==> flow/design.v (excerpt) <==
module cpu(clk,reset,s,load,in,out,N,V,Z,w);
  input clk, reset, s, load;
  input [15:0] in;
  output [15:0] out;
  output N, V, Z, w;
  wire [15:0] instruction_out;
  wire loada,loadb,loads,loadc,write,asel,bsel;
  wire [2:0] status;
  wire [1:0] op, ALUop, shift, vsel;
  wire [2:0] opcode, readnum, writenum, nsel;  
  wire [15:0] sximm5, sximm8; 
  wire [15:0] mdata = 16'b0;
  wire [7:0] PC = 8'b0;
  vDFFE #(16) instruct_reg(clk, load , in, instruction_out);  
  instruct_decoder decoder(   .instruction_out(instruction_out),
			        .nsel(nsel),
				.opcode(opcode),
				.op(op),
				.ALUop(ALUop),
				.sximm5(sximm5),
				.sximm8(sximm8),
				.shift(shift),
				.readnum(readnum),
				.writenum(writenum)
  );
  FSM state_machine(    .clk(clk),
			.reset(reset),
			.s(s),
			.w(w),
			.opcode(opcode),
			.op(op),
			.nsel(nsel),
			.loada(loada),
			.loadb(loadb),
			.loadc(loadc),
			.loads(loads),
			.vsel(vsel),
			.write(write),
			.asel(asel),
			.bsel(bsel)
  );
  datapath DP(          .clk(clk),
			.readnum(readnum),
			.writenum(writenum),
			.write(write),
			.vsel(vsel),
			.loada(loada),
			.loadb(loadb),
			.loadc(loadc),
			.loads(loads),
			.shift(shift),
			.ALUop(ALUop),
			.asel(asel),
			.bsel(bsel),
			.mdata(mdata),
			.status(status),
			.C(out),
			.sximm8(sximm8),
			.sximm5(sximm5),
			.PC(PC)
  );	
  assign N = status[0];
  assign V = status[1]; 
  assign Z = status[2];  
endmodule
Size: roughly 880 cells after synthesis, roughly 10000 um2 of cells after synthesis.
export LEC_CHECK = 0
export CAP_MARGIN = 20
export CELL_PAD_IN_SITES_DETAIL_PLACEMENT = 1
export CORE_ASPECT_RATIO = 0.6
export CORE_MARGIN = 2
export CORE_UTILIZATION = 64
export CTS_CLUSTER_DIAMETER = 249
export GPL_ROUTABILITY_DRIVEN = 0
export HOLD_SLACK_MARGIN = 0.24
export MIN_ROUTING_LAYER = met2
export SLEW_MARGIN = 35
export TNS_END_PERCENT = 70
create_clock -name core_clock -period 7.0 [get_ports {clk}]
run.sh (not shown) runs the stock make flow with config.mk's settings and CLKGATE_MAP_FILE=.
The starting point ended with an error in global routing.
Rerun with:
CORE_ASPECT_RATIO = unset   (was 0.6)
CORE_UTILIZATION = 40   (was 64)
CTS_CLUSTER_DIAMETER = unset   (was 249)
HOLD_SLACK_MARGIN = 0.25   (was 0.24)
MAX_ROUTING_LAYER = met4   (was unset)
MIN_ROUTING_LAYER = unset   (was met2)
SLEW_MARGIN = 20   (was 35)
TNS_END_PERCENT = unset   (was 70)
clock period = 3.32 ns   (was 7.0 ns; I/O delays follow)
Effect:
- With this change the flow finished but failed the layout checks on negative setup slack
- die size came out higher by well over a third
- synthesized cell count is unchanged
- area after synthesis does not change

---

Starting RTL as in the previous note.
Settings: LEC_CHECK=0, CAP_MARGIN=5, CORE_MARGIN=2, CORE_UTILIZATION=28, CTS_CLUSTER_SIZE=67, GPL_TIMING_DRIVEN=0, MIN_ROUTING_LAYER=met2, PLACE_DENSITY=0.56, SETUP_SLACK_MARGIN=-0.36, SLEW_MARGIN=40, TNS_END_PERCENT=80; clock period 8.14 ns.
Then changed:
Settings changed: CAP_MARGIN 5 to 20, CORE_UTILIZATION 28 to 40, CTS_CLUSTER_SIZE 67 to not set, GPL_TIMING_DRIVEN 0 to not set, MIN_ROUTING_LAYER met2 to not set, PLACE_DENSITY 0.56 to not set, SETUP_SLACK_MARGIN -0.36 to not set, SLEW_MARGIN 40 to 20, TNS_END_PERCENT 80 to not set.
Clock period 8.14 ns to 3.83 ns, I/O delays scaled along.
What happened: This time the run finished but failed the layout checks on setup timing; sequential power is higher by well over a third; design area is higher by a little under a tenth; power is higher by well over a third; clock skew barely changes; area after synthesis stays the same; synthesized cell count stays the same; count of clock-buffer cells in the layout is higher by 9; die size is lower by a quarter to a third.
Then changed:
Settings changed: CORE_UTILIZATION 40 to 68.
Clock period 3.83 ns to 3.04 ns, I/O delays scaled along.
Effect: The new run stopped in global routing (5_1_grt) on DPL-0038. Synthesized area does not change. Synthesized cell count is unchanged. Die area falls by 40%.
Then changed:
Settings changed: ABC_AREA set to 1, CTS_CLUSTER_SIZE set to 31.
Clock period 3.04 ns to 3.69 ns, I/O delays scaled along.
Outcome: Now the flow produced a layout that fails on setup timing. Area after synthesis increases by 0.68%. Die size increases by 0.66%. Synthesized cell count increases by 12%.
Power and IR drop assume default switching activity.
